--- run.sh ---
#!/bin/bash
# the make line also repeats each setting of config.mk as NAME=value (left out here)
make -C /OpenROAD-flow-scripts/flow DESIGN_CONFIG=/design/flow/config.mk WORK_HOME=/design/flow/orfs CLKGATE_MAP_FILE= finish
--- config.mk ---
export PLATFORM = sky130hd
export DESIGN_NAME = top
export DESIGN_NICKNAME = top
export VERILOG_FILES = /design/flow/design.v
export SDC_FILE = /design/flow/constraint.sdc
export NUM_CORES = 4
export LEC_CHECK = 0
export ABC_AREA = 1
export CAP_MARGIN = 20
export CELL_PAD_IN_SITES_DETAIL_PLACEMENT = 0
export CELL_PAD_IN_SITES_GLOBAL_PLACEMENT = 0
export CORE_MARGIN = 2
export CORE_UTILIZATION = 71
export CTS_CLUSTER_DIAMETER = 234
export CTS_CLUSTER_SIZE = 37
export GPL_ROUTABILITY_DRIVEN = 0
export MAX_ROUTING_LAYER = met4
export MIN_ROUTING_LAYER = met1
export PLACE_DENSITY_LB_ADDON = 0.23
export SLEW_MARGIN = 20
export TNS_END_PERCENT = 100
--- constraint.sdc ---
create_clock -name core_clock -period 20.4 [get_ports {clk}]
set_input_delay 4.0800 -clock core_clock [delete_from_list [all_inputs] [get_ports {clk}]]
set_output_delay 4.0800 -clock core_clock [all_outputs]
set_load 0.01 [all_outputs]
--- design.v ---
`timescale 1ns/1ps
module top(
	input clk,
	input rst,
	input valid,
	input dir,
	input signed [31:0] n,
	output [31:0] zeroCount,
	output signed [31:0] xOut
);
	reg signed [31:0] xReg;
	wire signed [31:0] xNext;
	always @(posedge clk or posedge rst)begin
		if(rst) xReg<=32'sd50;
		else if(valid) xReg<=xNext;
	end
	assign xOut=xReg;
	wire signed[31:0] signedN;
	assign signedN=dir? n: -n;
	wire signed [31:0] addOut;
	wire signed [31:0] modOut;
	wire signed [31:0] normOut;
	wire zeroHit;
	adder uAdd(.a(xReg), .b(signedN), .sum(addOut));
	modulo uMod(.in(addOut), .out(modOut));
	normalize uNorm(.in(modOut), .out(normOut));
	comparator uCmp(.in(normOut), .zero(zeroHit));
	assign xNext=normOut;
	counter uCnt(
		.clk(clk),
		.rst(rst),
		.inc(valid&zeroHit),
		.count(zeroCount)
	);
endmodule
module adder(
	input signed [31:0] a,
	input signed [31:0] b,
	output signed [31:0] sum
);
	assign sum=a+b;
endmodule
module modulo(
	input signed [31:0] in,
	output signed [31:0] out
);
	assign out=in%100;
endmodule
module normalize(
	input signed [31:0] in,
	output signed [31:0] out
);
	assign out=(in<0)? (in+100): in;
endmodule
module comparator(
	input signed [31:0] in,
	output zero
);
	assign zero = (in==0);
endmodule
module counter(
	input clk,
	input rst,
	input inc,
	output reg [31:0] count
);
	always @(posedge clk or posedge rst)begin
		if(rst) count<=32'd0;
		else if(inc) count<=count+1;
	end
endmodule
==> results of run 1 <==
## metrics by stage
stage | cell area, um2 | worst slack [ns] | hold WS (ns) | instances
CTS | 15570 | 0.02451 | 0.5185 | 2504
global placement | 14430 | -0.1728 | 0.4997 | 2455
detailed placement | 14430 | -1.060 | 0.5020 | 2455
floorplan | 13100 | 1.567 | 0.4982 | 2118
## layer usage
| layer | GRT usage (%) | overflow |
|---|---|---|
| met1 | 81.90 | 5 |
| met2 | 101.3 | 179 |
| met3 | 70.51 | 6 |
| met4 | 88.68 | 75 |
| met5 | - | - |
## what timing repair did
action / CTS
pin swaps: 27
hold buffers: 0
gates cloned: 5
gates resized: 109
setup endpoints to repair: 58
setup buffers: 28
==> flow_summary.toml, run 1 <==
# generated from flow reports
[run_status]
outcome = "aborted with a tool error"
tool.error = "[ERROR GRT-0232] Routing congestion too high. Check the congestion heatmap in the GUI."
failing_step = "global routing (5_1_grt)"

[floorplanning]
initial_core_util_pct = 72.65
io_pins = 100
rows = 49
die_w_um = 139.8
core_area_um2 = 18020
die-area_um2 = 19550
die_h_um = 139.8

[synthesis]
postSynthAreaPerCell_um2 = 6.183
top_cell_area_share_pct = 16.45
adder_share_pct = 3.879
netlist_instances = 2118
ys_warn_count = 2
syn-num-nets = 2194
xor_area_share_pct = 6.946
ys_ff = 64
topCombFamilyByArea = "simple AND/OR/NAND/NOR gates"
synth-edff-count = 0
ys_sh_simple_pct = 58.85
synth_area_um2 = 13100
synth_cell_types = 60
top_area_cell = "nand2_1"
flop_cell = "dfrtp_1"
ys_seq_share_pct = 12.26
area_leaders = "nand2_1 (16%), dfrtp_1 (12%), nand2_2 (8.8%)"
ys_cells = 2118
synthAoiAreaFrac_pct = 6.822
mux_area_share_pct = 0
top_cell = "nand2_1"
async_flop_share_pct = 100.0
common_cells = "nand2_1 (574), inv_1 (258), nand2_2 (185), nand3_1 (153), nor2_1 (148)"
ys_chip_area_um2 = 13100

[clock_tree]
htree_levels = 3
cts_root_buffer = "clkbuf_16"
cts.sinks = 64
numCtsBuffers = 9
clk_path_buf_depth = 2

[placed_design]
dp_hpwl_um = 27300
place.port_buffers = 99

[global_route]
grt_usage_pct = 86.03
globalRoute.totalOverflow = 265
==> run 2, diff against run 1 <==
Settings changed: ABC_AREA 1 to 0, CORE_ASPECT_RATIO set to 1.69, CORE_UTILIZATION 71 to 27, CTS_CLUSTER_DIAMETER 234 to unset, CTS_CLUSTER_SIZE 37 to unset, GPL_ROUTABILITY_DRIVEN 0 to 1, GPL_TIMING_DRIVEN set to 0, MAX_ROUTING_LAYER met4 to unset, MIN_ROUTING_LAYER met1 to unset, PLACE_DENSITY_LB_ADDON 0.23 to 0.01, SETUP_SLACK_MARGIN set to 1.18, SLEW_MARGIN 20 to 30, TNS_END_PERCENT 100 to unset.
Clock period 20.4 ns to 18.9 ns, I/O delays scaled along.
==> run 2 against run 1 <==
Effect of this change: the layout now fails its checks (setup timing); synthesized area grew 4.1%; die area grew to 2.7 times the previous value; synthesized cell count shrank 18%.
==> flow_summary.toml, run 2 <==
# synthesis and place-and-route metrics
[sta]
finalHoldViolCount = 0
fmax_ghz = 0.04056
tightest_slew_ns = 1.075
fin_crit_sh_pct = 130.5
setup_viol = 62
fin_worst_hold_slack_ns = 0.4767
slew_headroom_pct = 27.82
setup_tns_ns = -338.12
min_period_ns = 24.66
maxSlewViolCount = 0
fin_worst_skew_ns = 0.007604
rsz0062_at_grt = "true"
fin_ws_ns = -5.757

[global_route]
grt_pass1_wl_um = 88530
grt_pass1_vias = 15976
antenna_found_initial = 4
globalRoute.totalOverflow = 0
use_met1_pct = 20.91
grt_start_max_net_pins = 34
grt_most_used_layer = "met2"
use_met2_pct = 44.07
grt_usage_pct = 21.17
grt_use_met3_pct = 2.449

[synthesis]
postSynthAreaPerCell_um2 = 7.882
common_cells = "nor2_1 (203), nand2_1 (131), a21oi_1 (113), xor2_1 (88), o21ai_0 (69)"
ys_chip_area_um2 = 13640
ys_ff = 64
async_flop_share_pct = 100.0
ys_cells = 1730
syn-num-nets = 1806
adder_share_pct = 4.331
synth-edff-count = 0
synth_cell_types = 141
top_cell_area_share_pct = 11.19
top_cell = "nor2_1"
xor_area_share_pct = 11.30
ys_sh_simple_pct = 26.24
area_leaders = "dfrtp_1 (11%), a2111oi_4 (6.7%), xor2_1 (5.7%)"
flop_cell = "dfrtp_1"
synth_area_um2 = 13640
ys_warn_count = 2
topCombFamilyByArea = "AND-OR/OR-AND gates"
ys_seq_share_pct = 11.77
netlist_instances = 1730
synthAoiAreaFrac_pct = 39.33
top_area_cell = "dfrtp_1"
mux_area_share_pct = 3.221

[final_layout]
nNetsFinal = 2191
layoutNonFillerInstCount = 2776
synthToLayoutAreaGrowth_pct = 53.50

[worst_setup_path]
critPathArrivalTime_ns = 24.91
path_buffers = 17
crit_path_top_delay_cell = "or4_4"
crit_path_max_incr_delay_ns = 0.58
worst_path_dominant_cell_family = "AND-OR/OR-AND gates"
endpoint = "uCnt.count[23]"
crit_path_max_fanout = 10
cp.depth = 94
required_ns = 19.16
reg2reg_to = "uCnt.count[23]"
crit_start = "n[5]"
ff2ff_path_depth = 87
rrSetupSlack_ns = -1.91
crit_type = "in -> reg"
crit_path_end_kind = "register"
r2r_start = "xReg[1]"
worstSetupStartpointType = "input pin"

[floorplanning]
io_pins = 100
die_w_um = 176.9
die_h_um = 296.1
die-area_um2 = 52380
initial_core_util_pct = 27.16
rows = 107
core_area_um2 = 50200

[worst_hold_path]
min_path_cells = 1
hold-path-endpoint = "uCnt.count[31]"
hp-start = "uCnt.count[31]"
hold_class = "reg -> reg"

[clock_tree]
htree_levels = 3
cts.sinks = 64
clk_pin_slew_worst_paths_ns = 0.05
tritoncts = "built"
numCtsBuffers = 9
clk-insertion-delay-late_ns = 0.34
cts_root_buffer = "clkbuf_16"
clk_path_buf_depth = 2
postCtsHoldBufs = 0

[route]
vias = 15311
postRouteWirelength_um = 56440
viasPerCell = 5.515
drc = 0
drt-initial-drc-count = 475
ant_nets = 0
dr.pass1.iters = 5
avgRoutedWirePerCell_um = 20.33

[run_status]
outcome = "failed layout checks"
so_faults = "setup timing"

[placed_design]
dp_hpwl_um = 43230
place.port_buffers = 98
gp_congestion = 0.8088
dp_slack_ns = -9.798
dp.cells = 2483

[flow_run]
drv_cap = 0
warnings = 32
==> run 2: area by class of cell <==
| class | count | area, um2 |
|---|---|---|
| Buffer | 67 | 664.4 |
| Clock inverter | 5 | 81.33 |
| Clock buffer | 11 | 232.7 |
| Sequential cell | 64 | 1605 |
| Antenna cell | 2 | 5.005 |
| Tap cell | 654 | 818.3 |
| Inverter | 35 | 137.6 |
| Multi-Input combinational cell | 1565 | 14080 |
| Timing Repair Buffer | 373 | 3304 |
| Fill cell | 5216 | 29270 |
==> run 2: metal layers <==
| metal | vias to the layer above | part of all wire [%] |
|---|---|---|
| li1 | 7458 | - |
| met1 | 7507 | 36 |
| met2 | 243 | 58 |
| met3 | 99 | 2.5 |
| met4 | 4 | 3.4 |
| met5 | - | 0.043 |
==> run 2: repair_timing <==
item / in CTS / in global routing
hold endpoints to repair: 0 / 0
cloned: 7 / 2
endpoints found under the setup margin: 62 / 62
pin swaps: 195 / 111
gates resized: 354 / 114
setup buffers: 204 / 62
==> run 2: through the flow <==
stage                     area [um2]  util (%)
after floorplan                14420         -
after global placement         16220     32.31
after detailed placement       16260     32.39
after CTS                      19930     39.69
after global routing           20930     41.69
final                          20930     41.69
==> run 3, diff against run 2 <==
Settings changed: ABC_AREA 0 to 1, CORE_ASPECT_RATIO 1.69 to unset, CORE_UTILIZATION 27 to 71, CTS_CLUSTER_DIAMETER set to 234, CTS_CLUSTER_SIZE set to 74, GPL_ROUTABILITY_DRIVEN 1 to 0, GPL_TIMING_DRIVEN 0 to unset, MAX_ROUTING_LAYER set to met5, MIN_ROUTING_LAYER set to met1, PLACE_DENSITY set to 0.41, PLACE_DENSITY_LB_ADDON 0.01 to unset, SETUP_SLACK_MARGIN 1.18 to 4.49, SLEW_MARGIN 30 to 20, TNS_END_PERCENT set to 5.
Clock period 18.9 ns to 24.9 ns, I/O delays scaled along.
==> run 3 against run 2 <==
Effect of this change: the flow now stops in global routing (5_1_grt); die area shrank 63%; synthesized area shrank 4.0%; synthesized cell count grew 22%.
==> flow_summary.toml, run 3 <==
# generated from flow reports
[run_status]
outcome = "aborted with a tool error"
failing_step = "global routing (5_1_grt)"
tool.error = "[ERROR GRT-0232] Routing congestion too high. Check the congestion heatmap in the GUI."

[floorplanning]
die_h_um = 139.8
initial_core_util_pct = 72.65
die_w_um = 139.8
io_pins = 100
die-area_um2 = 19550
rows = 49
core_area_um2 = 18020

[clock_tree]
numCtsBuffers = 9
clk_path_buf_depth = 2
cts.sinks = 64
htree_levels = 3
cts_root_buffer = "clkbuf_16"

[synthesis]
synthAoiAreaFrac_pct = 6.822
synth-edff-count = 0
flop_cell = "dfrtp_1"
top_cell = "nand2_1"
area_leaders = "nand2_1 (16%), dfrtp_1 (12%), nand2_2 (8.8%)"
ys_seq_share_pct = 12.26
top_area_cell = "nand2_1"
postSynthAreaPerCell_um2 = 6.183
synth_cell_types = 60
ys_warn_count = 2
top_cell_area_share_pct = 16.45
synth_area_um2 = 13100
xor_area_share_pct = 6.946
ys_chip_area_um2 = 13100
adder_share_pct = 3.879
common_cells = "nand2_1 (574), inv_1 (258), nand2_2 (185), nand3_1 (153), nor2_1 (148)"
netlist_instances = 2118
syn-num-nets = 2194
ys_cells = 2118
ys_ff = 64
mux_area_share_pct = 0
ys_sh_simple_pct = 58.85
async_flop_share_pct = 100.0
topCombFamilyByArea = "simple AND/OR/NAND/NOR gates"

[placed_design]
place.port_buffers = 99
placed_cell_area_um2 = 14160
dp.cells = 2421
dp_hpwl_um = 26920

[global_route]
globalRoute.totalOverflow = 2501
grt_usage_pct = 108.5
==> run 3: routing by layer <==
layer  GRT overflow  track usage, %
met1             36           92.16
met2           2015           150.6
met3             54           80.87
met4            393           115.8
met5              3           54.89
==> run 3: metrics by stage <==
| step | util, % | hold slack (ns) | setup WS [ns] |
|---|---|---|---|
| CTS | 89.49 | 0.5142 | 3.806 |
| floorplan | - | 0.4982 | 5.167 |
| detailed placement | 78.57 | 0.4948 | 1.381 |
| global placement | 78.57 | 0.4959 | 2.119 |
==> run 3: repair_timing <==
item | in CTS
hold buffers | 0
gates resized | 210
cloned | 7
endpoints found under the setup margin | 62
buffers inserted | 84
pin swaps | 115
hold endpoints to repair | 0
==> run 4, diff against run 3 <==
Settings changed: CELL_PAD_IN_SITES_DETAIL_PLACEMENT 0 to unset, CELL_PAD_IN_SITES_GLOBAL_PLACEMENT 0 to unset, CORE_UTILIZATION 71 to 69, CTS_CLUSTER_DIAMETER 234 to 229, CTS_CLUSTER_SIZE 74 to 44, GPL_ROUTABILITY_DRIVEN 0 to unset, HOLD_SLACK_MARGIN set to -0.1, MAX_ROUTING_LAYER met5 to met4, MIN_ROUTING_LAYER met1 to unset, PLACE_DENSITY 0.41 to 0.62, SETUP_SLACK_MARGIN 4.49 to unset.
Clock period 24.9 ns to 19.8 ns, I/O delays scaled along.
==> run 4 against run 3 <==
Effect of this change: the flow again stops in global routing (5_1_grt); synthesized area is the same; synthesized cell count unchanged; die area increased by 2.8%.
==> flow_summary.toml, run 4 <==
# generated from flow reports
[floorplanning]
core_area_um2 = 18640
io_pins = 100
die_h_um = 141.8
die_w_um = 141.8
initial_core_util_pct = 70.24
rows = 50
die-area_um2 = 20100

[placed_design]
placed_cell_area_um2 = 15560
dp_slack_ns = -1.059
place.port_buffers = 99
dp_hpwl_um = 28660
gp_congestion = 0.9514

[synthesis]
ys_seq_share_pct = 12.26
xor_area_share_pct = 6.946
area_leaders = "nand2_1 (16%), dfrtp_1 (12%), nand2_2 (8.8%)"
flop_cell = "dfrtp_1"
async_flop_share_pct = 100.0
syn-num-nets = 2194
synth-edff-count = 0
ys_chip_area_um2 = 13100
adder_share_pct = 3.879
ys_cells = 2118
top_area_cell = "nand2_1"
synth_area_um2 = 13100
synth_cell_types = 60
common_cells = "nand2_1 (574), inv_1 (258), nand2_2 (185), nand3_1 (153), nor2_1 (148)"
mux_area_share_pct = 0
ys_sh_simple_pct = 58.85
ys_warn_count = 2
top_cell_area_share_pct = 16.45
synthAoiAreaFrac_pct = 6.822
top_cell = "nand2_1"
postSynthAreaPerCell_um2 = 6.183
ys_ff = 64
topCombFamilyByArea = "simple AND/OR/NAND/NOR gates"
netlist_instances = 2118

[clock_tree]
numCtsBuffers = 9
cts.sinks = 64
clk_path_buf_depth = 2
cts_root_buffer = "clkbuf_16"
htree_levels = 3
postCtsHoldBufs = 0

[run_status]
outcome = "aborted with a tool error"
failing_step = "global routing (5_1_grt)"
tool.error = "[ERROR GRT-0232] Routing congestion too high. Check the congestion heatmap in the GUI."

[global_route]
grt_usage_pct = 80.25
globalRoute.totalOverflow = 3
-- run 4: routing by layer --
metal	GRT overflow	track usage [%]
met1	0	79.51
met2	1	95.20
met3	2	66.32
met4	0	73.05
met5	-	-
-- run 4: timing repair --
| action | CTS |
|---|---|
| gates resized | 113 |
| gates cloned | 4 |
| endpoints found under the setup margin | 62 |
| pin swaps | 49 |
| setup buffers | 22 |
-- run 4: through the flow --
step | std cells | hold WS, ns | util [%]
CTS | 2641 | 0.5079 | 89.32
detailed placement | 2601 | 0.4935 | 83.45
global placement | 2601 | 0.4933 | 83.45
floorplan | 2118 | 0.4982 | -
==> run 5, diff against run 4 <==
Settings changed: ABC_AREA 1 to unset, CORE_UTILIZATION 69 to 52, CTS_CLUSTER_DIAMETER 229 to unset, CTS_CLUSTER_SIZE 44 to unset, HOLD_SLACK_MARGIN -0.1 to unset, MAX_ROUTING_LAYER met4 to unset, PLACE_DENSITY 0.62 to unset, TNS_END_PERCENT 5 to unset.
Clock period 19.8 ns to 25.4 ns, I/O delays scaled along.
==> run 5 against run 4 <==
Effect of this change: now fails the layout checks on setup timing; synthesized cell count is 18% lower; synthesized area is 4.1% higher; die area is 37% higher.
==> flow_summary.toml, run 5 <==
# synthesis and place-and-route metrics
[clock_tree]
cts.sinks = 64
htree_levels = 3
clk-insertion-delay-late_ns = 0.33
cts_root_buffer = "clkbuf_16"
clk_pin_slew_worst_paths_ns = 0.06
numCtsBuffers = 9
tritoncts = "built"
clk_path_buf_depth = 2

[worst_setup_path]
crit_top_cell = "buf_4"
crit_path_end_kind = "register"
crit_start = "n[5]"
crit_path_max_fanout = 8
reg2reg_to = "uCnt.count[18]"
critPathArrivalTime_ns = 26.22
required_ns = 25.61
path_buffers = 18
crit_path_max_incr_delay_ns = 0.58
crit_path_top_delay_cell = "or4_4"
cp.depth = 93
worst_path_dominant_cell_family = "AND-OR/OR-AND gates"
worstSetupStartpointType = "input pin"
crit_type = "in -> reg"
endpoint = "uCnt.count[18]"
ff2ff_path_depth = 87
rrSetupSlack_ns = 4.76
r2r_start = "xReg[1]"

[sta]
finalHoldViolCount = 0
rsz0062_at_grt = "true"
min_period_ns = 26.01
fmax_ghz = 0.03845
slew_headroom_pct = 31.07
fin_ws_ns = -0.6093
fin_crit_sh_pct = 102.4
setup_viol = 55
tightest_slew_ns = 1.027
maxSlewViolCount = 0
fin_worst_skew_ns = 0.005653

[synthesis]
ys_sh_simple_pct = 26.24
synth_cell_types = 141
netlist_instances = 1730
ys_cells = 1730
ys_warn_count = 2
topCombFamilyByArea = "AND-OR/OR-AND gates"
syn-num-nets = 1806
ys_seq_share_pct = 11.77
async_flop_share_pct = 100.0
flop_cell = "dfrtp_1"
common_cells = "nor2_1 (203), nand2_1 (131), a21oi_1 (113), xor2_1 (88), o21ai_0 (69)"
ys_ff = 64
synth_area_um2 = 13640
area_leaders = "dfrtp_1 (11%), a2111oi_4 (6.7%), xor2_1 (5.7%)"
ys_chip_area_um2 = 13640
synthAoiAreaFrac_pct = 39.33
top_cell = "nor2_1"
xor_area_share_pct = 11.30
synth-edff-count = 0
adder_share_pct = 4.331
mux_area_share_pct = 3.221
postSynthAreaPerCell_um2 = 7.882
top_cell_area_share_pct = 11.19
top_area_cell = "dfrtp_1"

[global_route]
grt_pass1_wl_um = 81770
grt_pass1_vias = 16981
grt_start_max_net_pins = 65
globalRoute.totalOverflow = 0
antenna_found_initial = 1
grt_usage_pct = 34.40

[route]
drc = 0
wl_met1_um = 21140
avgRoutedWirePerCell_um = 18.42
viasPerCell = 6.210
wl_met2_um = 25850
wl_met3_um = 2552
drt-initial-drc-count = 1484
top_layer_used = "met4"
vias = 17133
ant_nets = 0
postRouteWirelength_um = 50810
dr.pass1.iters = 7

[final_layout]
fillers = 1640
synthToLayoutAreaGrowth_pct = 57.51
nNetsFinal = 2494
fin_util_pct = 82.89

[flow_run]
warnings = 33
drv_cap = 0

[floorplanning]
die_h_um = 165.9
die-area_um2 = 27530
core_area_um2 = 25910
die_w_um = 165.9
initial_core_util_pct = 52.62
io_pins = 100
rows = 59

[worst_hold_path]
hold_class = "reg -> reg"
min_path_cells = 1
hold-path-endpoint = "uCnt.count[31]"
hp-start = "uCnt.count[31]"

[placed_design]
place.port_buffers = 99
gp_congestion = 0.9251
dp_slack_ns = -1.439
dp_hpwl_um = 36230

[run_status]
outcome = "failed layout checks"
so_faults = "setup timing"
## run 5: layout make-up
cell class	instances	area (um2)	share of cell area (%)
multi-input combinational	1565	12910	60.13
tap	335	419.2	1.952
sequential	64	1605	7.475
clock buffer	11	232.7	1.084
inverter	35	131.4	0.6117
antenna	1	2.502	0.01165
clock inverter	5	81.33	0.3787
timing repair buffer	743	6091	28.36
## run 5: metrics by stage
step                      hold slack [ns]  std cells  instance area [um2]  setup TNS (ns)
final                              0.4849       2759                21480          -20.18
after global routing               0.4817       2759                21480          -69.19
after global placement             0.4613       2655                19070          -48.79
after CTS                          0.4756       2726                20710        -0.01249
after detailed placement           0.4648       2655                19070          -68.60
after floorplan                    0.5038       1730                13730               0
## run 5: repair_timing
item,CTS,global route
resized,190,115
hold buffers,0,0
gates cloned,4,1
pin swaps,136,71
setup buffers,53,34
setup endpoints to repair,61,62
## run 5: routing by layer
| metal | vias to the layer above | global-route usage [%] |
|---|---|---|
| met5 | - | 0 |
| met4 | 0 | 9.830 |
| met3 | 128 | 3.360 |
| met2 | 703 | 63.09 |
| met1 | 8219 | 42.69 |
| li1 | 8083 | - |
==> run 6, diff against run 5 <==
Settings changed: ABC_AREA set to 1, CORE_ASPECT_RATIO set to 0.61, CORE_UTILIZATION 52 to 71, CTS_CLUSTER_DIAMETER set to 232, CTS_CLUSTER_SIZE set to 71, PLACE_DENSITY set to 0.6, SETUP_SLACK_MARGIN set to -1.77.
Clock period 25.4 ns to 20.1 ns, I/O delays scaled along.
==> run 6 against run 5 <==
Effect of this change: synthesized cell count rose by 22%; die area fell by 29%; synthesized area fell by 4.0%; the run now fails in global routing (5_1_grt).
==> flow_summary.toml, run 6 <==
# generated from flow reports
[run_status]
outcome = "aborted with a tool error"
failing_step = "global routing (5_1_grt)"
tool.error = "[ERROR GRT-0232] Routing congestion too high. Check the congestion heatmap in the GUI."

[placed_design]
gp_congestion = 1.001
dp_hpwl_um = 33100
place.port_buffers = 99

[clock_tree]
cts.sinks = 64
htree_levels = 3
clk_path_buf_depth = 2
cts-resized-gates = 0
cts_setup_buffers = 0
cts_root_buffer = "clkbuf_16"
postCtsHoldBufs = 0
numCtsBuffers = 9

[synthesis]
postSynthAreaPerCell_um2 = 6.183
ys_chip_area_um2 = 13100
synth-edff-count = 0
xor_area_share_pct = 6.946
synth_cell_types = 60
synth_area_um2 = 13100
ys_ff = 64
syn-num-nets = 2194
synthAoiAreaFrac_pct = 6.822
topCombFamilyByArea = "simple AND/OR/NAND/NOR gates"
mux_area_share_pct = 0
common_cells = "nand2_1 (574), inv_1 (258), nand2_2 (185), nand3_1 (153), nor2_1 (148)"
netlist_instances = 2118
ys_sh_simple_pct = 58.85
top_area_cell = "nand2_1"
ys_warn_count = 2
flop_cell = "dfrtp_1"
ys_seq_share_pct = 12.26
top_cell_area_share_pct = 16.45
adder_share_pct = 3.879
area_leaders = "nand2_1 (16%), dfrtp_1 (12%), nand2_2 (8.8%)"
async_flop_share_pct = 100.0
ys_cells = 2118
top_cell = "nand2_1"

[floorplanning]
rows = 38
initial_core_util_pct = 73.06
die_h_um = 110.1
io_pins = 100
die-area_um2 = 19580
die_w_um = 177.9
core_area_um2 = 17920

[global_route]
globalRoute.totalOverflow = 23
grt_usage_pct = 75.64
## run 6: layer usage
| layer | GRT overflow | track usage, % |
|---|---|---|
| met5 | 0 | 26.04 |
| met4 | 10 | 70.67 |
| met3 | 1 | 63.37 |
| met2 | 12 | 92.88 |
| met1 | 0 | 75.85 |
## run 6: per-stage QoR
step	cell area (um2)	instances	setup TNS, ns	hold WS (ns)	setup slack [ns]
after CTS	15750	2601	-70.01	0.5312	-1.310
after detailed placement	15400	2585	-77.12	0.5119	-1.417
after global placement	15400	2585	-13.55	0.4986	-0.3214
after floorplan	13100	2118	0	0.4982	1.327
==> run 7, diff against run 6 <==
Settings changed: CORE_ASPECT_RATIO 0.61 to unset, CORE_UTILIZATION 71 to 72, CTS_CLUSTER_DIAMETER 232 to unset, CTS_CLUSTER_SIZE 71 to 99, PLACE_DENSITY 0.6 to unset, SETUP_SLACK_MARGIN -1.77 to unset, TNS_END_PERCENT set to 5.
Clock period 20.1 ns to 24.3 ns, I/O delays scaled along.
==> run 7 against run 6 <==
Effect of this change: the run now finishes clean; synthesized area unchanged; synthesized cell count did not move; die area shrank 1.5%.
==> flow_summary.toml, run 7 <==
# synthesis and place-and-route metrics
[route]
vias = 14039
drc = 0
diodes = 0
viasPerCell = 5.714
ant_nets = 0
postRouteWirelength_um = 34970
drt-initial-drc-count = 1232
avgRoutedWirePerCell_um = 14.23
dr.pass1.iters = 6

[sta]
finalHoldViolCount = 0
setup_viol = 0
fin_worst_skew_ns = 0.01170
maxSlewViolCount = 0
tightest_slew_ns = 1.045
fin_worst_hold_slack_ns = 0.5191
fmax_ghz = 0.04433
fin_crit_sh_pct = 92.83
min_period_ns = 22.56
setup_tns_ns = 0
slew_headroom_pct = 29.90

[worst_setup_path]
required_ns = 24.52
crit_path_top_delay_cell = "clkdlybuf4s50_1"
crit_type = "in -> reg"
cp.depth = 150
crit_path_max_fanout = 36
worstSetupStartpointType = "input pin"
worst_path_dominant_cell_family = "simple AND/OR/NAND/NOR gates"
reg2reg_to = "uCnt.count[21]"
r2r_start = "xReg[0]"
rrSetupSlack_ns = 7.88
crit_start = "n[0]"
ff2ff_path_depth = 137
critPathArrivalTime_ns = 22.78
crit_top_cell = "nand2_4"
crit_path_end_kind = "register"
path_buffers = 10
endpoint = "uCnt.count[21]"
crit_path_max_incr_delay_ns = 0.45

[synthesis]
flop_cell = "dfrtp_1"
ys_sh_simple_pct = 58.85
mux_area_share_pct = 0
synthAoiAreaFrac_pct = 6.822
ys_cells = 2118
common_cells = "nand2_1 (574), inv_1 (258), nand2_2 (185), nand3_1 (153), nor2_1 (148)"
top_area_cell = "nand2_1"
syn-num-nets = 2194
area_leaders = "nand2_1 (16%), dfrtp_1 (12%), nand2_2 (8.8%)"
ys_warn_count = 2
ys_seq_share_pct = 12.26
topCombFamilyByArea = "simple AND/OR/NAND/NOR gates"
adder_share_pct = 3.879
top_cell = "nand2_1"
postSynthAreaPerCell_um2 = 6.183
synth_area_um2 = 13100
xor_area_share_pct = 6.946
ys_chip_area_um2 = 13100
top_cell_area_share_pct = 16.45
synth_cell_types = 60
ys_ff = 64
synth-edff-count = 0
async_flop_share_pct = 100.0
netlist_instances = 2118

[placed_design]
dp_hpwl_um = 26520
dp.cells = 2421
gp_congestion = 0.9786
place.port_buffers = 99
placed_cell_area_um2 = 14160

[global_route]
grt_pass1_vias = 12687
grt_pass1_wl_um = 56780
antenna_found_initial = 0
globalRoute.totalOverflow = 0
grt_start_max_net_pins = 65
grt_usage_pct = 33.92

[final_layout]
fin_util_pct = 82.19
nNetsFinal = 2299
fillers = 1273
synthToLayoutAreaGrowth_pct = 12.36
fin_area_um2 = 14710
layoutNonFillerInstCount = 2457

[worst_hold_path]
hold-path-endpoint = "xReg[5]"
hp-start = "xReg[5]"
hold_class = "reg -> reg"
min_path_cells = 2

[clock_tree]
clk_pin_slew_worst_paths_ns = 0.06
clk_path_buf_depth = 2
cts_root_buffer = "clkbuf_16"
numCtsBuffers = 9
clk-insertion-delay-late_ns = 0.35
cts.sinks = 64
postCtsHoldBufs = 0
htree_levels = 3
tritoncts = "built"

[floorplanning]
die_w_um = 138.9
io_pins = 100
initial_core_util_pct = 73.15
die-area_um2 = 19280
rows = 49
die_h_um = 138.9
core_area_um2 = 17900

[run_status]
outcome = "no timing/DRC/antenna violations"

[flow_run]
drv_cap = 0
warnings = 31
-- run 7: layout make-up --
type                    instances  area (um2)  share of cell area, %
inverters                     321        1251                  8.503
multi-input cells            1710       10080                  68.52
repair buffers                116        1156                  7.857
flip-flops and latches         64        1605                  10.91
repair inverters                1       5.005                0.03401
clock inverters                 7       102.6                 0.6973
clock buffers                   9       225.2                  1.531
well taps                     229       286.5                  1.947
-- run 7: through the flow --
stage,setup WS (ns)
after floorplan,4.687
after global placement,1.726
after detailed placement,0.9579
after CTS,1.178
after global routing,-0.05259
final,1.743
-- run 7: routing by layer --
metal	global-route usage, %	vias up	wire, um
li1	-	6981	-
met1	47.80	6356	15550
met2	55.61	603	16040
met3	3.626	99	2495
met4	9.038	0	881
met5	0	-	0
-- run 7: timing repair --
| item | CTS | global route |
|---|---|---|
| setup buffers | 0 | 15 |
| setup endpoints to repair | 0 | 43 |
| resized | 0 | 5 |
==> run 8, diff against run 7 <==
Settings changed: CORE_UTILIZATION 72 to 27, CTS_CLUSTER_DIAMETER set to 188, PLACE_DENSITY set to 0.85, TNS_END_PERCENT 5 to unset.
Clock period 24.3 ns to 34.0 ns, I/O delays scaled along.
==> run 8 against run 7 <==
Effect of this change: flip-flop count unchanged; non-clock buffer count is 14 lower; still clean on timing, DRC and antenna; design area grew 1.8%; die area rose to 2.6 times the previous value; final cell count is 15% higher; highest routed layer unchanged; routed wire length is 1.3% lower; critical path depth shrank 2.
==> flow_summary.toml, run 8 <==
# synthesis and place-and-route metrics
[worst_setup_path]
ff2ff_path_depth = 136
crit_path_max_incr_delay_ns = 0.59
worstSetupStartpointType = "input pin"
endpoint = "uCnt.count[20]"
path_buffers = 9
crit_path_end_kind = "register"
crit_path_top_delay_cell = "nor2_4"
crit_start = "n[1]"
critPathArrivalTime_ns = 25.48
crit_path_max_fanout = 35
required_ns = 34.22
reg2reg_to = "uCnt.count[20]"
crit_top_cell = "nand2_4"
r2r_start = "xReg[0]"
rrSetupSlack_ns = 17.12
cp.depth = 148
crit_type = "in -> reg"
worst_path_dominant_cell_family = "simple AND/OR/NAND/NOR gates"

[sta]
setup_viol = 0
min_period_ns = 25.26
rsz0062_at_grt = "false"
setup_tns_ns = 0
tightest_slew_ns = 0.8208
finalHoldViolCount = 0
slew_headroom_pct = 45.10
fmax_ghz = 0.03959
fin_worst_skew_ns = 0.01022
maxSlewViolCount = 0
fin_crit_sh_pct = 74.28

[final_layout]
layoutNonFillerInstCount = 2824
fillers = 5130
fin_util_pct = 31.30
nNetsFinal = 2280
synthToLayoutAreaGrowth_pct = 14.35

[floorplanning]
die_h_um = 224.2
initial_core_util_pct = 27.37
rows = 80
core_area_um2 = 47850
io_pins = 100
die_w_um = 224.2
die-area_um2 = 50280

[clock_tree]
cts-resized-gates = 0
tritoncts = "built"
cts.sinks = 64
numCtsBuffers = 9
cts_setup_buffers = 0
clk_pin_slew_worst_paths_ns = 0.06
cts_root_buffer = "clkbuf_16"
htree_levels = 3
postCtsHoldBufs = 0
clk-insertion-delay-late_ns = 0.34
clk_path_buf_depth = 2

[synthesis]
top_cell = "nand2_1"
area_leaders = "nand2_1 (16%), dfrtp_1 (12%), nand2_2 (8.8%)"
adder_share_pct = 3.879
synthAoiAreaFrac_pct = 6.822
common_cells = "nand2_1 (574), inv_1 (258), nand2_2 (185), nand3_1 (153), nor2_1 (148)"
ys_ff = 64
ys_cells = 2118
ys_warn_count = 2
synth_cell_types = 60
postSynthAreaPerCell_um2 = 6.183
syn-num-nets = 2194
ys_seq_share_pct = 12.26
topCombFamilyByArea = "simple AND/OR/NAND/NOR gates"
xor_area_share_pct = 6.946
synth-edff-count = 0
mux_area_share_pct = 0
flop_cell = "dfrtp_1"
netlist_instances = 2118
ys_chip_area_um2 = 13100
async_flop_share_pct = 100.0
synth_area_um2 = 13100
top_cell_area_share_pct = 16.45
ys_sh_simple_pct = 58.85
top_area_cell = "nand2_1"

[worst_hold_path]
hold_class = "reg -> reg"
hold-path-endpoint = "xReg[28]"
hp-start = "xReg[28]"
min_path_cells = 2

[global_route]
use_met1_pct = 17.76
antenna_found_initial = 0
grt_use_met3_pct = 1.267
grt_start_max_net_pins = 65
grt_pass1_vias = 12491
grt_pass1_wl_um = 58380
grt_most_used_layer = "met2"
use_met2_pct = 23.89
globalRoute.totalOverflow = 0
grt_usage_pct = 13.66

[run_status]
outcome = "no timing/DRC/antenna violations"

[route]
avgRoutedWirePerCell_um = 12.22
vias = 13419
ant_nets = 0
postRouteWirelength_um = 34510
dr.pass1.iters = 5
viasPerCell = 4.752
diodes = 0
drt-initial-drc-count = 837
drc = 0

[flow_run]
drv_cap = 0
warnings = 29

[placed_design]
dp.cells = 2807
place.port_buffers = 99
gp_congestion = 0.9361
dp_hpwl_um = 28590
-- run 8: through the flow --
step / setup WS, ns / hold slack (ns) / instance area [um2]
6_report: 8.744 / 0.5194 / 14970
5_1_grt: 6.823 / 0.5398 / 14970
4_1_cts: 8.860 / 0.5231 / 14950
3_5_place_dp: 8.561 / 0.5101 / 14650
3_3_place_gp: 9.153 / 0.4992 / 14650
2_1_floorplan: 12.45 / 0.4982 / 13100
-- run 8: layer usage --
layer / wire, um / vias to the layer above
met4: 947 / 0
met3: 1904 / 59
met2: 16250 / 363
li1: - / 6928
met1: 15400 / 6069
met5: 0 / -
-- run 8: final cells by class --
type | instances | area (um2) | area share, %
Inverter | 321 | 1247 | 8.331
Timing Repair Buffer | 102 | 1033 | 6.902
Clock buffer | 9 | 225.2 | 1.504
Tap cell | 615 | 769.5 | 5.139
Clock inverter | 7 | 76.32 | 0.5097
Multi-Input combinational cell | 1706 | 10020 | 66.89
Sequential cell | 64 | 1605 | 10.72
==> run 9, diff against run 8 <==
Settings changed: ABC_AREA 1 to unset, CORE_UTILIZATION 27 to 58, CTS_CLUSTER_DIAMETER 188 to unset, CTS_CLUSTER_SIZE 99 to unset, PLACE_DENSITY 0.85 to unset, SETUP_SLACK_MARGIN set to -1.06.
Clock period 34.0 ns to 18.4 ns, I/O delays scaled along.
==> run 9 against run 8 <==
Effect of this change: the run now fails in global routing (5_1_grt); synthesized area up 4.1%; synthesized cell count decreased by 18%; die area fell by 51%.
==> flow_summary.toml, run 9 <==
# generated from flow reports
[synthesis]
ys_cells = 1730
syn-num-nets = 1806
ys_seq_share_pct = 11.77
topCombFamilyByArea = "AND-OR/OR-AND gates"
synth-edff-count = 0
netlist_instances = 1730
top_cell_area_share_pct = 11.19
ys_ff = 64
xor_area_share_pct = 11.30
mux_area_share_pct = 3.221
ys_warn_count = 2
ys_chip_area_um2 = 13640
ys_sh_simple_pct = 26.24
top_area_cell = "dfrtp_1"
synthAoiAreaFrac_pct = 39.33
common_cells = "nor2_1 (203), nand2_1 (131), a21oi_1 (113), xor2_1 (88), o21ai_0 (69)"
top_cell = "nor2_1"
postSynthAreaPerCell_um2 = 7.882
area_leaders = "dfrtp_1 (11%), a2111oi_4 (6.7%), xor2_1 (5.7%)"
synth_area_um2 = 13640
flop_cell = "dfrtp_1"
synth_cell_types = 141
adder_share_pct = 4.331
async_flop_share_pct = 100.0

[clock_tree]
postCtsHoldBufs = 0
clk_path_buf_depth = 2
numCtsBuffers = 9
htree_levels = 3
cts.sinks = 64
cts_root_buffer = "clkbuf_16"

[placed_design]
gp_congestion = 0.9634
place.port_buffers = 99
dp_hpwl_um = 42450
dp.cells = 2703

[floorplanning]
io_pins = 100
die_w_um = 157.3
initial_core_util_pct = 58.62
core_area_um2 = 23260
die-area_um2 = 24750
die_h_um = 157.3
rows = 56

[run_status]
failing_step = "global routing (5_1_grt)"
tool.error = "[ERROR GRT-0116] Global routing finished with congestion. Check the congestion regions in the DRC Viewer."
outcome = "aborted with a tool error"

[global_route]
grt_usage_pct = 68.17
globalRoute.totalOverflow = 6
## run 9: metrics by stage
stage | TNS (ns) | hold WS (ns) | setup slack, ns | utilization (%) | area [um2]
floorplan | -278.72 | 0.5038 | -4.851 | - | 14420
CTS | -357.88 | 0.4809 | -6.144 | 91.15 | 21200
detailed placement | -385.11 | 0.4714 | -6.592 | 86.91 | 20220
global placement | -345.59 | 0.4733 | -5.878 | 86.91 | 20220
## run 9: what timing repair did
action                     CTS
pin swaps                   79
gates resized               82
setup buffers               37
cloned                       1
setup endpoints to repair   62
## run 9: metal layers
metal,GRT usage [%],overflow
met5,31.26,0
met4,64.94,2
met3,48.05,1
met2,88.29,3
met1,68.44,0
==> run 10, diff against run 9 <==
Settings changed: CAP_MARGIN 20 to 10, CELL_PAD_IN_SITES_DETAIL_PLACEMENT set to 1, CORE_ASPECT_RATIO set to 0.73, CORE_MARGIN 2 to 5, CORE_UTILIZATION 58 to 21, CTS_CLUSTER_DIAMETER set to 306, GPL_TIMING_DRIVEN set to 0, HOLD_SLACK_MARGIN set to -0.05, MAX_ROUTING_LAYER set to met4, MIN_ROUTING_LAYER set to met2, PLACE_DENSITY_LB_ADDON set to 0.23, SETUP_SLACK_MARGIN -1.06 to unset, SLEW_MARGIN 20 to 10, TNS_END_PERCENT set to 5.
Clock period 18.4 ns to 34.0 ns, I/O delays scaled along.
==> run 10 against run 9 <==
Effect of this change: the run now finishes clean; die area rose to 2.8 times the previous value; synthesized area did not move; synthesized cell count is the same.
==> flow_summary.toml, run 10 <==
# synthesis and place-and-route metrics
[synthesis]
netlist_instances = 1730
common_cells = "nor2_1 (203), nand2_1 (131), a21oi_1 (113), xor2_1 (88), o21ai_0 (69)"
mux_area_share_pct = 3.221
syn-num-nets = 1806
adder_share_pct = 4.331
flop_cell = "dfrtp_1"
top_cell = "nor2_1"
async_flop_share_pct = 100.0
postSynthAreaPerCell_um2 = 7.882
ys_ff = 64
synth-edff-count = 0
synth_area_um2 = 13640
synth_cell_types = 141
ys_cells = 1730
top_cell_area_share_pct = 11.19
top_area_cell = "dfrtp_1"
topCombFamilyByArea = "AND-OR/OR-AND gates"
xor_area_share_pct = 11.30
ys_chip_area_um2 = 13640
synthAoiAreaFrac_pct = 39.33
ys_seq_share_pct = 11.77
area_leaders = "dfrtp_1 (11%), a2111oi_4 (6.7%), xor2_1 (5.7%)"
ys_warn_count = 2
ys_sh_simple_pct = 26.24

[worst_setup_path]
crit_path_max_incr_delay_ns = 0.64
worstSetupStartpointType = "input pin"
crit_start = "n[6]"
rrSetupSlack_ns = 9.34
r2r_start = "xReg[1]"
crit_path_max_fanout = 10
ff2ff_path_depth = 74
cp.depth = 79
required_ns = 34.21
crit_path_end_kind = "register"
crit_path_top_delay_cell = "or4_4"
critPathArrivalTime_ns = 32.69
reg2reg_to = "uCnt.count[17]"
endpoint = "uCnt.count[17]"
crit_type = "in -> reg"
worst_path_dominant_cell_family = "AND-OR/OR-AND gates"
path_buffers = 5

[final_layout]
synthToLayoutAreaGrowth_pct = 18.35
fin_util_pct = 25.20
nNetsFinal = 1917

[sta]
fin_worst_hold_slack_ns = 0.4796
setup_viol = 0
fin_ws_ns = 1.519
tightest_slew_ns = 1.090
fin_worst_skew_ns = 0.01207
fin_crit_sh_pct = 95.53
setup_tns_ns = 0
finalHoldViolCount = 0
fmax_ghz = 0.03079
min_period_ns = 32.48
maxSlewViolCount = 0
rsz0062_at_grt = "false"
slew_headroom_pct = 26.83

[clock_tree]
cts_root_buffer = "clkbuf_16"
clk_path_buf_depth = 2
clk-insertion-delay-late_ns = 0.35
postCtsHoldBufs = 0
cts.sinks = 64
clk_pin_slew_worst_paths_ns = 0.06
numCtsBuffers = 9
tritoncts = "built"
htree_levels = 3

[route]
avgRoutedWirePerCell_um = 19.84
ant_nets = 0
postRouteWirelength_um = 53520
viasPerCell = 7.427
vias = 20030
dr.pass1.iters = 17
drc = 0
drt-initial-drc-count = 2570

[worst_hold_path]
hp-start = "uCnt.count[31]"
min_path_cells = 1
hold_class = "reg -> reg"
hold-path-endpoint = "uCnt.count[31]"

[floorplanning]
rows = 79
initial_core_util_pct = 21.29
core_area_um2 = 64050
die-area_um2 = 70190
io_pins = 100
die_h_um = 227.7
die_w_um = 308.2

[global_route]
grt_usage_pct = 23.00
grt_pass1_vias = 22804
antenna_found_initial = 0
grt_pass1_wl_um = 85150
grt_start_max_net_pins = 50
globalRoute.totalOverflow = 0

[placed_design]
place.port_buffers = 98
dp_slack_ns = 1.344
dp_hpwl_um = 41660
gp_congestion = 1.010

[flow_run]
drv_cap = 0
warnings = 29

[run_status]
outcome = "no timing/DRC/antenna violations"
## run 10: final cells by class
cell class              count  area [um2]
diodes                      2       5.005
plain buffers              67       387.9
clock buffers              12       246.5
clock inverters             3       42.54
fillers                  7747       47910
inverters                  35       133.9
multi-input cells        1564       11640
flip-flops and latches     64        1605
well taps                 850        1064
repair buffers            100        1016
## run 10: routing by layer
| layer | up-vias | part of all wire (%) | GRT usage, % |
|---|---|---|---|
| met2 | 5865 | 48 | 24.18 |
| li1 | 6842 | - | - |
| met3 | 385 | 48 | 35.24 |
| met1 | 6938 | 0 | - |
| met5 | - | 0 | - |
| met4 | 0 | 4.1 | 2.038 |
## run 10: through the flow
stage	area (um2)	cells
floorplan	13640	1730
global placement	15680	2678
detailed placement	15710	2679
CTS	16000	2694
global route	16130	2695
finish	16140	2697
## run 10: what timing repair did
item,4_1_cts,5_1_grt
gates resized,0,22
endpoints found under the hold margin,0,0
setup buffers,0,0
setup endpoints to repair,0,62
==> run 11, diff against run 10 <==
Settings changed: ABC_AREA set to 1, CAP_MARGIN 10 to 20, CELL_PAD_IN_SITES_DETAIL_PLACEMENT 1 to 0, CELL_PAD_IN_SITES_GLOBAL_PLACEMENT set to 0, CORE_ASPECT_RATIO 0.73 to unset, CORE_MARGIN 5 to 2, CORE_UTILIZATION 21 to 71, CTS_CLUSTER_DIAMETER 306 to 234, CTS_CLUSTER_SIZE set to 37, GPL_ROUTABILITY_DRIVEN set to 0, GPL_TIMING_DRIVEN 0 to unset, HOLD_SLACK_MARGIN -0.05 to -0.09, MAX_ROUTING_LAYER met4 to met5, MIN_ROUTING_LAYER met2 to met1, PLACE_DENSITY set to 0.41, PLACE_DENSITY_LB_ADDON 0.23 to unset, SETUP_SLACK_MARGIN set to -0.79, SLEW_MARGIN 10 to 20, TNS_END_PERCENT 5 to 100.
Clock period 34.0 ns to 19.2 ns, I/O delays scaled along.
==> run 11 against run 10 <==
Effect of this change: the run now fails in clock tree synthesis (4_1_cts); synthesized cell count up 22%; synthesized area shrank 4.0%; die area fell by 72%.
==> flow_summary.toml, run 11 <==
# generated from flow reports
[floorplanning]
rows = 49
die-area_um2 = 19550
die_w_um = 139.8
io_pins = 100
die_h_um = 139.8
core_area_um2 = 18020
initial_core_util_pct = 72.65

[synthesis]
top_cell_area_share_pct = 16.45
area_leaders = "nand2_1 (16%), dfrtp_1 (12%), nand2_2 (8.8%)"
ys_warn_count = 2
top_area_cell = "nand2_1"
synthAoiAreaFrac_pct = 6.822
xor_area_share_pct = 6.946
postSynthAreaPerCell_um2 = 6.183
ys_sh_simple_pct = 58.85
async_flop_share_pct = 100.0
syn-num-nets = 2194
flop_cell = "dfrtp_1"
ys_ff = 64
top_cell = "nand2_1"
common_cells = "nand2_1 (574), inv_1 (258), nand2_2 (185), nand3_1 (153), nor2_1 (148)"
mux_area_share_pct = 0
ys_seq_share_pct = 12.26
synth_cell_types = 60
synth_area_um2 = 13100
adder_share_pct = 3.879
synth-edff-count = 0
topCombFamilyByArea = "simple AND/OR/NAND/NOR gates"
netlist_instances = 2118
ys_cells = 2118
ys_chip_area_um2 = 13100

[placed_design]
dp_hpwl_um = 31210
dp.cells = 2667
placed_cell_area_um2 = 16070
dp_slack_ns = -1.708
place.port_buffers = 99

[run_status]
failing_step = "clock tree synthesis (4_1_cts)"
tool.error = "[ERROR DPL-0033] detailed placement checks failed during check placement."
outcome = "aborted with a tool error"
-- run 11: metrics by stage --
| step | setup TNS, ns | hold WS [ns] |
|---|---|---|
| after floorplan | 0 | 0.4982 |
| after global placement | -28.17 | 0.4971 |
| after detailed placement | -96.01 | 0.5057 |
==> run 12, diff against run 11 <==
Settings changed: ABC_AREA 1 to unset, CELL_PAD_IN_SITES_DETAIL_PLACEMENT 0 to unset, CELL_PAD_IN_SITES_GLOBAL_PLACEMENT 0 to unset, CORE_UTILIZATION 71 to 70, CTS_CLUSTER_DIAMETER 234 to unset, GPL_ROUTABILITY_DRIVEN 0 to unset, HOLD_SLACK_MARGIN -0.09 to unset, MAX_ROUTING_LAYER met5 to unset, MIN_ROUTING_LAYER met1 to unset, PLACE_DENSITY 0.41 to unset, SETUP_SLACK_MARGIN -0.79 to unset, TNS_END_PERCENT 100 to unset.
Clock period 19.2 ns to 20.4 ns, I/O delays scaled along.
==> run 12 against run 11 <==
Effect of this change: the flow stops in detailed placement (3_5_place_dp); die area increased by 5.5%; synthesized area increased by 4.1%; synthesized cell count decreased by 18%.
==> flow_summary.toml, run 12 <==
# generated from flow reports
[run_status]
outcome = "aborted with a tool error"
failing_step = "detailed placement (3_5_place_dp)"
tool.error = "[ERROR DPL-0038] Utilization greater than 100%, impossible to legalize"

[floorplanning]
die-area_um2 = 20610
initial_core_util_pct = 70.76
die_h_um = 143.6
core_area_um2 = 19270
die_w_um = 143.6
rows = 51
io_pins = 100

[synthesis]
common_cells = "nor2_1 (203), nand2_1 (131), a21oi_1 (113), xor2_1 (88), o21ai_0 (69)"
ys_sh_simple_pct = 26.24
top_cell = "nor2_1"
netlist_instances = 1730
top_cell_area_share_pct = 11.19
ys_ff = 64
adder_share_pct = 4.331
syn-num-nets = 1806
ys_chip_area_um2 = 13640
postSynthAreaPerCell_um2 = 7.882
synth_area_um2 = 13640
ys_seq_share_pct = 11.77
xor_area_share_pct = 11.30
synthAoiAreaFrac_pct = 39.33
synth-edff-count = 0
topCombFamilyByArea = "AND-OR/OR-AND gates"
synth_cell_types = 141
mux_area_share_pct = 3.221
top_area_cell = "dfrtp_1"
async_flop_share_pct = 100.0
ys_warn_count = 2
flop_cell = "dfrtp_1"
ys_cells = 1730
area_leaders = "dfrtp_1 (11%), a2111oi_4 (6.7%), xor2_1 (5.7%)"

[placed_design]
place.port_buffers = 99
gp_congestion = 1.001
run 12: stage by stage:
step              instances  hold WS [ns]
floorplan              1730        0.5038
global placement       2605        0.4721
==> run 13, diff against run 12 <==
Settings changed: ABC_AREA set to 1, CORE_UTILIZATION 70 to 69, CTS_CLUSTER_SIZE 37 to 99, PLACE_DENSITY set to 0.37, SETUP_SLACK_MARGIN set to 5.0, TNS_END_PERCENT set to 5.
Clock period 20.4 ns to 22.1 ns, I/O delays scaled along.
==> run 13 against run 12 <==
Effect of this change: synthesized cell count rose by 22%; synthesized area fell by 4.0%; the run fails in global routing (5_1_grt); die area fell by 2.5%.
==> flow_summary.toml, run 13 <==
# generated from flow reports
[synthesis]
synth_area_um2 = 13100
ys_ff = 64
top_area_cell = "nand2_1"
ys_seq_share_pct = 12.26
top_cell = "nand2_1"
ys_cells = 2118
syn-num-nets = 2194
area_leaders = "nand2_1 (16%), dfrtp_1 (12%), nand2_2 (8.8%)"
synth_cell_types = 60
synthAoiAreaFrac_pct = 6.822
synth-edff-count = 0
common_cells = "nand2_1 (574), inv_1 (258), nand2_2 (185), nand3_1 (153), nor2_1 (148)"
adder_share_pct = 3.879
mux_area_share_pct = 0
ys_chip_area_um2 = 13100
xor_area_share_pct = 6.946
async_flop_share_pct = 100.0
ys_sh_simple_pct = 58.85
top_cell_area_share_pct = 16.45
ys_warn_count = 2
flop_cell = "dfrtp_1"
postSynthAreaPerCell_um2 = 6.183
topCombFamilyByArea = "simple AND/OR/NAND/NOR gates"
netlist_instances = 2118

[floorplanning]
rows = 50
die_h_um = 141.8
die-area_um2 = 20100
io_pins = 100
initial_core_util_pct = 70.24
die_w_um = 141.8
core_area_um2 = 18640

[clock_tree]
clk_path_buf_depth = 2
postCtsHoldBufs = 0
cts.sinks = 64
cts_root_buffer = "clkbuf_16"
htree_levels = 3
numCtsBuffers = 9

[placed_design]
dp.cells = 2427
place.port_buffers = 99
dp_hpwl_um = 26600
gp_congestion = 0.9919

[run_status]
failing_step = "global routing (5_1_grt)"
outcome = "aborted with a tool error"
## run 13: through the flow
step           instance area, um2  setup TNS, ns  setup WS [ns]
3_5_place_dp                14300         -3.096        -0.1222
3_3_place_gp                14300              0         0.5754
4_1_cts                     15780              0          1.496
2_1_floorplan               13220              0          3.134
## run 13: what timing repair did
action / 4_1_cts
resized: 122
pin swaps: 82
buffers inserted: 65
endpoints found under the setup margin: 62
gates cloned: 5
==> run 14, diff against run 13 <==
Settings changed: CORE_ASPECT_RATIO set to 1.72, CORE_UTILIZATION 69 to 71, CTS_CLUSTER_DIAMETER set to 232, CTS_CLUSTER_SIZE 99 to 71, PLACE_DENSITY 0.37 to 0.6, SETUP_SLACK_MARGIN 5.0 to unset.
Clock period 22.1 ns to 20.7 ns, I/O delays scaled along.
==> run 14 against run 13 <==
Effect of this change: now fails the layout checks on setup timing; synthesized cell count is the same; die area shrank 2.5%; synthesized area is the same.
==> flow_summary.toml, run 14 <==
# synthesis and place-and-route metrics
[run_status]
outcome = "failed layout checks"
so_faults = "setup timing"

[sta]
fin_worst_hold_slack_ns = 0.5322
rsz0062_at_grt = "true"
setup_viol = 62
fin_ws_ns = -2.684
maxSlewViolCount = 0
slew_headroom_pct = 28.53
fin_crit_sh_pct = 113.0
min_period_ns = 23.38
tightest_slew_ns = 1.065
finalHoldViolCount = 0
fin_worst_skew_ns = 0.007775
setup_tns_ns = -143.52
fmax_ghz = 0.04276

[clock_tree]
clk-insertion-delay-late_ns = 0.34
tritoncts = "built"
cts_root_buffer = "clkbuf_16"
numCtsBuffers = 9
htree_levels = 3
postCtsHoldBufs = 0
clk_pin_slew_worst_paths_ns = 0.06
cts.sinks = 64
clk_path_buf_depth = 2

[route]
dr.pass1.iters = 9
avgRoutedWirePerCell_um = 20.53
drc = 0
postRouteWirelength_um = 52570
viasPerCell = 6.545
drt-initial-drc-count = 2388
ant_nets = 0
diodes = 0
vias = 16754

[synthesis]
ys_warn_count = 2
ys_ff = 64
synth_area_um2 = 13100
ys_sh_simple_pct = 58.85
synth-edff-count = 0
top_cell_area_share_pct = 16.45
ys_chip_area_um2 = 13100
flop_cell = "dfrtp_1"
top_cell = "nand2_1"
netlist_instances = 2118
async_flop_share_pct = 100.0
adder_share_pct = 3.879
xor_area_share_pct = 6.946
top_area_cell = "nand2_1"
area_leaders = "nand2_1 (16%), dfrtp_1 (12%), nand2_2 (8.8%)"
common_cells = "nand2_1 (574), inv_1 (258), nand2_2 (185), nand3_1 (153), nor2_1 (148)"
ys_cells = 2118
synthAoiAreaFrac_pct = 6.822
postSynthAreaPerCell_um2 = 6.183
mux_area_share_pct = 0
ys_seq_share_pct = 12.26
topCombFamilyByArea = "simple AND/OR/NAND/NOR gates"
synth_cell_types = 60
syn-num-nets = 2194

[worst_setup_path]
worst_path_dominant_cell_family = "simple AND/OR/NAND/NOR gates"
crit_start = "n[4]"
r2r_start = "xReg[0]"
crit_type = "in -> reg"
crit_path_top_delay_cell = "clkdlybuf4s50_1"
worstSetupStartpointType = "input pin"
reg2reg_to = "uCnt.count[2]"
required_ns = 20.92
crit_path_end_kind = "register"
endpoint = "uCnt.count[2]"
crit_path_max_fanout = 8
cp.depth = 153
ff2ff_path_depth = 143
critPathArrivalTime_ns = 23.61
rrSetupSlack_ns = 1.94
crit_path_max_incr_delay_ns = 0.55
path_buffers = 14
crit_top_cell = "nand2_4"

[global_route]
globalRoute.totalOverflow = 0
antenna_found_initial = 0
grt_usage_pct = 39.21
grt_start_max_net_pins = 65
grt_pass1_vias = 14421
grt_pass1_wl_um = 63430

[worst_hold_path]
hold-path-endpoint = "uCnt.count[31]"
hold_class = "reg -> reg"
hp-start = "uCnt.count[31]"
min_path_cells = 2

[final_layout]
synthToLayoutAreaGrowth_pct = 27.17
fillers = 802
area.combinational_um2 = 11190
seq_area_um2 = 1605
nNetsFinal = 2397
fin_util_pct = 91.41

[floorplanning]
die-area_um2 = 19590
die_w_um = 107.6
rows = 65
core_area_um2 = 18220
io_pins = 100
die_h_um = 182.1
initial_core_util_pct = 71.88

[placed_design]
dp_hpwl_um = 30350
gp_congestion = 0.9711
place.port_buffers = 99
dp_slack_ns = -0.8252

[flow_run]
drv_cap = 0
warnings = 32
-- run 14: per-layer routing --
layer  part of all wire, %  up-vias  GRT usage [%]
met2                    48     1367          75.92
li1                      -     7159              -
met5                 0.089        -              0
met3                   9.7      647          5.464
met1                    30     7579          35.92
met4                    12        2          28.00
-- run 14: repair_timing --
item | CTS | global route
buffers inserted | 12 | 44
gates cloned | 1 | 3
endpoints found under the hold margin | 0 | 0
resized | 38 | 235
pin swaps | 23 | 93
endpoints found under the setup margin | 58 | 62
-- run 14: final cells by class --
class	count	share of cell area [%]
inverter	321	7.573
clock inverter	6	0.2630
timing repair buffer	219	12.16
clock buffer	10	1.435
tap	234	1.758
sequential	64	9.639
multi-input combinational	1706	67.17
-- run 14: per-stage QoR --
step	instance area, um2	std cells
after global placement	14650	2484
after global routing	16650	2560
after detailed placement	14650	2484
after CTS	15180	2513
after floorplan	13100	2118
final	16650	2560
==> run 15, diff against run 14 <==
Settings changed: ABC_AREA 1 to unset, CORE_ASPECT_RATIO 1.72 to unset, CORE_UTILIZATION 71 to 67, CTS_CLUSTER_DIAMETER 232 to unset, CTS_CLUSTER_SIZE 71 to unset, PLACE_DENSITY 0.6 to unset, PLACE_DENSITY_LB_ADDON set to 0.0, SETUP_SLACK_MARGIN set to 4.17, TNS_END_PERCENT 5 to unset.
Clock period 20.7 ns to 14.0 ns, I/O delays scaled along.
==> run 15 against run 14 <==
Effect of this change: die area is 9.8% higher; the flow now stops in detailed placement (3_5_place_dp); synthesized area grew 4.1%; synthesized cell count is 18% lower.
==> flow_summary.toml, run 15 <==
# generated from flow reports
[synthesis]
ys_seq_share_pct = 11.77
ys_chip_area_um2 = 13640
synth_area_um2 = 13640
common_cells = "nor2_1 (203), nand2_1 (131), a21oi_1 (113), xor2_1 (88), o21ai_0 (69)"
mux_area_share_pct = 3.221
postSynthAreaPerCell_um2 = 7.882
top_area_cell = "dfrtp_1"
synth-edff-count = 0
ys_ff = 64
top_cell_area_share_pct = 11.19
adder_share_pct = 4.331
xor_area_share_pct = 11.30
ys_warn_count = 2
topCombFamilyByArea = "AND-OR/OR-AND gates"
area_leaders = "dfrtp_1 (11%), a2111oi_4 (6.7%), xor2_1 (5.7%)"
ys_cells = 1730
synthAoiAreaFrac_pct = 39.33
syn-num-nets = 1806
async_flop_share_pct = 100.0
top_cell = "nor2_1"
netlist_instances = 1730
flop_cell = "dfrtp_1"
synth_cell_types = 141
ys_sh_simple_pct = 26.24

[floorplanning]
die_w_um = 146.7
io_pins = 100
die_h_um = 146.7
die-area_um2 = 21510
core_area_um2 = 20100
initial_core_util_pct = 67.82
rows = 52

[placed_design]
gp_congestion = 1.005
place.port_buffers = 99

[run_status]
tool.error = "[ERROR DPL-0038] Utilization greater than 100%, impossible to legalize"
failing_step = "detailed placement (3_5_place_dp)"
outcome = "aborted with a tool error"
==> run 15: metrics by stage <==
step                    area, um2  setup TNS [ns]  cells
after floorplan             14420         -496.96   1730
after global placement      20270         -566.13   2678
==> run 16, diff against run 15 <==
Settings changed: ABC_AREA set to 1, CAP_MARGIN 20 to 5, CORE_UTILIZATION 67 to 71, CTS_CLUSTER_DIAMETER set to 320, CTS_CLUSTER_SIZE set to 31, HOLD_SLACK_MARGIN set to -0.1, PLACE_DENSITY_LB_ADDON 0.0 to unset, SETUP_SLACK_MARGIN 4.17 to -0.3.
Clock period 14.0 ns to 20.8 ns, I/O delays scaled along.
==> run 16 against run 15 <==
Effect of this change: synthesized cell count up 22%; synthesized area decreased by 4.0%; the run fails in global routing (5_1_grt); die area fell by 9.1%.
==> flow_summary.toml, run 16 <==
# generated from flow reports
[synthesis]
ys_cells = 2118
top_cell = "nand2_1"
flop_cell = "dfrtp_1"
async_flop_share_pct = 100.0
syn-num-nets = 2194
ys_seq_share_pct = 12.26
ys_ff = 64
mux_area_share_pct = 0
synthAoiAreaFrac_pct = 6.822
ys_sh_simple_pct = 58.85
area_leaders = "nand2_1 (16%), dfrtp_1 (12%), nand2_2 (8.8%)"
common_cells = "nand2_1 (574), inv_1 (258), nand2_2 (185), nand3_1 (153), nor2_1 (148)"
top_area_cell = "nand2_1"
synth_area_um2 = 13100
synth_cell_types = 60
topCombFamilyByArea = "simple AND/OR/NAND/NOR gates"
top_cell_area_share_pct = 16.45
ys_warn_count = 2
synth-edff-count = 0
adder_share_pct = 3.879
netlist_instances = 2118
xor_area_share_pct = 6.946
postSynthAreaPerCell_um2 = 6.183
ys_chip_area_um2 = 13100

[run_status]
outcome = "aborted with a tool error"
failing_step = "global routing (5_1_grt)"

[clock_tree]
cts.sinks = 64
cts_root_buffer = "clkbuf_16"
clk_path_buf_depth = 2
numCtsBuffers = 9
htree_levels = 3
postCtsHoldBufs = 0

[floorplanning]
die-area_um2 = 19550
die_w_um = 139.8
rows = 49
core_area_um2 = 18020
die_h_um = 139.8
io_pins = 100
initial_core_util_pct = 72.65

[placed_design]
dp_hpwl_um = 27020
gp_congestion = 0.9570
dp.cells = 2435
placed_cell_area_um2 = 14280
place.port_buffers = 99
## run 16: per-stage QoR
| step | util (%) | setup slack [ns] | hold slack [ns] | setup TNS [ns] |
|---|---|---|---|---|
| 4_1_cts | 83.09 | -0.2759 | 0.5131 | -6.643 |
| 3_5_place_dp | 79.22 | -0.8228 | 0.4988 | -37.42 |
| 3_3_place_gp | 79.22 | -0.08240 | 0.4935 | -1.982 |
| 2_1_floorplan | - | 1.887 | 0.4982 | 0 |
## run 16: what timing repair did
item / 4_1_cts
pin swaps: 31
hold endpoints to repair: 0
setup endpoints to repair: 58
gates resized: 42
cloned: 2
setup buffers: 15
